## v58
Design alu_top, start of the top module:
module alu_top (
    input             clk,
    input      [31:0] A,
    input      [31:0] B,
    input      [3:0]  ALU_Sel,
    output reg [31:0] ALU_Out,
    output reg        Carryout,
    output reg        Overflow
);
reg [31:0] a_q, b_q;
reg [3:0]  sel_q;
wire [31:0] out_d;
wire        carry_d, ovf_d;
ALU u_alu (
    .A(a_q), .B(b_q), .ALU_Sel(sel_q),
    .ALU_Out(out_d), .Carryout(carry_d), .Overflow(ovf_d)
);
always @(posedge clk) begin
    a_q      <= A;
    b_q      <= B;
    sel_q    <= ALU_Sel;
    ALU_Out  <= out_d;
    Carryout <= carry_d;
    Overflow <= ovf_d;
end
endmodule
Settings: LEC_CHECK=0, ABC_AREA=1, CAP_MARGIN=25, CELL_PAD_IN_SITES_DETAIL_PLACEMENT=2, CORE_ASPECT_RATIO=1.6, CORE_MARGIN=4, CORE_UTILIZATION=57, CTS_CLUSTER_SIZE=27, GPL_ROUTABILITY_DRIVEN=0, GPL_TIMING_DRIVEN=1, MAX_ROUTING_LAYER=met5, MIN_ROUTING_LAYER=met2, PLACE_DENSITY_LB_ADDON=0.22, SETUP_SLACK_MARGIN=-0.13, SLEW_MARGIN=20; clock period 9.0 ns.
run.sh (not shown) runs the stock make flow with config.mk's settings and CLKGATE_MAP_FILE=.
v58 did not finish; the tool stopped in detailed placement (3_5_place_dp) with error DPL-0033.
Here is what was changed in the inputs of v38 compared with v58.
- GPL_TIMING_DRIVEN: 1 -> unset
- CORE_MARGIN: 4 -> 2
- GPL_ROUTABILITY_DRIVEN: 0 -> unset
- ABC_AREA: 1 -> unset
- TNS_END_PERCENT: unset -> 40
- SETUP_SLACK_MARGIN: -0.13 -> unset
- CORE_ASPECT_RATIO: 1.6 -> 1.06
- CTS_CLUSTER_SIZE: 27 -> 18
- MIN_ROUTING_LAYER: met2 -> unset
- MAX_ROUTING_LAYER: met5 -> unset
- CAP_MARGIN: 25 -> 20
- PLACE_DENSITY_LB_ADDON: 0.22 -> unset
- CELL_PAD_IN_SITES_DETAIL_PLACEMENT: 2 -> unset
- CORE_UTILIZATION: 57 -> 40
- CTS_CLUSTER_DIAMETER: unset -> 284
- HOLD_SLACK_MARGIN: unset -> 0.26
[summary]
- Diff v58 -> v38 | per-instance average area after synthesis | up by more than 10%
- The proportion of synthesized area in mux cells in v38 sits 0.29 points above the value recorded for v58.
- Looking at die size, v38 sits about 27% higher than v58 does.
- Both conditions hold for v38: the flow ran to the end and the final layout passed the timing, design-rule and antenna checks.
- Compared with v58, in v38 combined area of all synthesized cells dropped 7.4%; yosys stat chip area decreased about 7%.
Relative to v38, the following input files were edited for v5:
- an added ABC_AREA of 1
- a deleted CTS_CLUSTER_DIAMETER that had been 284
- an added GPL_ROUTABILITY_DRIVEN of 0
- an added PLACE_DENSITY_LB_ADDON of 0.22
- an added MAX_ROUTING_LAYER of met4
- an added SETUP_SLACK_MARGIN of 0.33
- an added CELL_PAD_IN_SITES_DETAIL_PLACEMENT of 2
- an added GPL_TIMING_DRIVEN of 0
- a change of CTS_CLUSTER_SIZE from 18 to 27
- a deleted CORE_ASPECT_RATIO that had been 1.06
- an added MIN_ROUTING_LAYER of met2
- a change of CAP_MARGIN from 20 to 25
- a deleted HOLD_SLACK_MARGIN that had been 0.26
- a deleted TNS_END_PERCENT that had been 40
### Flow results
Between v5 and v38, the floorplan utilization figures differ only marginally. Area share of and-or/or-and cells after synthesis | v5 below v38. Going from v38 to v5, the HPWL after detailed placement was found to have gone up by 190 mm. FAIL v5 @ global routing (5_1_grt): tool exited with error. Post-synthesis area per instance, v5 vs v38: down by more than 10%. Area of the core in v5 is 8.0% higher than in v38.
> inputs changed (v5 -> v23)
- removing PLACE_DENSITY_LB_ADDON (formerly 0.22)
- setting PLACE_DENSITY to 0.35 for the first time
- removing MIN_ROUTING_LAYER (formerly met2)
- changing CORE_MARGIN from 2 to 8
- changing CTS_CLUSTER_SIZE from 27 to 18
- removing CELL_PAD_IN_SITES_DETAIL_PLACEMENT (formerly 2)
- setting TNS_END_PERCENT to 40 for the first time
- removing MAX_ROUTING_LAYER (formerly met4)
- setting HOLD_SLACK_MARGIN to 0.26 for the first time
- setting CTS_CLUSTER_DIAMETER to 284 for the first time
- removing GPL_ROUTABILITY_DRIVEN (formerly 0)
- setting CORE_ASPECT_RATIO to 1.06 for the first time
- changing CAP_MARGIN from 25 to 20
- removing SETUP_SLACK_MARGIN (formerly 0.33)
- changing CORE_UTILIZATION from 40 to 69
- removing ABC_AREA (formerly 1)
- removing GPL_TIMING_DRIVEN (formerly 0)
==> results <==
v23: done, clean on timing, DRC and antenna. Compared with v5, in v23 cell total in the yosys stat output -1470, synthesized area per cell +25%, die span in y -21%, area of the synthesized netlist per yosys stat -7.4%, post-synthesis simple-gate area fraction -3.1 points. Number of H-tree levels delta (v23 -> v5): insignificant.
Input-level comparison between v46 and v23:
- a change of CORE_MARGIN from 8 to 2
- a deleted CTS_CLUSTER_DIAMETER that had been 284
- a deleted CTS_CLUSTER_SIZE that had been 18
- a deleted TNS_END_PERCENT that had been 40
- a deleted HOLD_SLACK_MARGIN that had been 0.26
- a deleted CORE_ASPECT_RATIO that had been 1.06
- a deleted PLACE_DENSITY that had been 0.35
- a change of CORE_UTILIZATION from 69 to 40
Results
Compared with v23, v46 shows a lower critical path depth in cells.
The lower routed length on met3 came out of v46.
v46 ended up with a higher number of core rows than v23 did.

========
alu_top again, from the RTL that the note above started with.
export LEC_CHECK = 0
export CAP_MARGIN = 15
export CELL_PAD_IN_SITES_DETAIL_PLACEMENT = 2
export CORE_ASPECT_RATIO = 1.03
export CORE_MARGIN = 2
export CORE_UTILIZATION = 55
export GPL_ROUTABILITY_DRIVEN = 0
export GPL_TIMING_DRIVEN = 0
export MAX_ROUTING_LAYER = met5
export MIN_ROUTING_LAYER = met1
export PLACE_DENSITY = 0.55
export SETUP_SLACK_MARGIN = 1.31
export SLEW_MARGIN = 15
export TNS_END_PERCENT = 50
create_clock -name core_clock -period 10.2 [get_ports {clk}]
The baseline aborted during 3_5_place_dp.
Next try:
CAP_MARGIN = 20   (was 15)
CELL_PAD_IN_SITES_DETAIL_PLACEMENT = unset   (was 2)
CORE_ASPECT_RATIO = unset   (was 1.03)
CORE_UTILIZATION = 40   (was 55)
GPL_ROUTABILITY_DRIVEN = unset   (was 0)
GPL_TIMING_DRIVEN = unset   (was 0)
MAX_ROUTING_LAYER = unset   (was met5)
MIN_ROUTING_LAYER = unset   (was met1)
PLACE_DENSITY = unset   (was 0.55)
SETUP_SLACK_MARGIN = unset   (was 1.31)
SLEW_MARGIN = 20   (was 15)
TNS_END_PERCENT = unset   (was 50)
clock period = 8.62 ns   (was 10.2 ns; I/O delays follow)
Now the flow ran to the end with no violations.
Synthesized area does not change.
Die size is higher by 37%.
Synthesized cell count does not change.
Next try:
GPL_ROUTABILITY_DRIVEN = 0   (was unset)
MAX_ROUTING_LAYER = met4   (was unset)
clock period = 9.0 ns   (was 8.62 ns; I/O delays follow)
Core utilization shrinks by 0.26 points.
Setup slack degrades by 0.0083 ns.
Area after synthesis is unchanged.
Count of clock-buffer cells in the layout does not change.
Next try:
CORE_UTILIZATION = 72   (was 40)
GPL_ROUTABILITY_DRIVEN = unset   (was 0)
MAX_ROUTING_LAYER = unset   (was met4)
PLACE_DENSITY = 0.65   (was unset)
clock period = 6.23 ns   (was 9.0 ns; I/O delays follow)
The changed run completed, yet does not pass: setup timing.
Hold slack is better by 0.033 ns.
Cell area rises by 12%.
Utilization goes up by 44 points.
Global-route usage is higher by 22 points.
Synthesized area is unchanged.
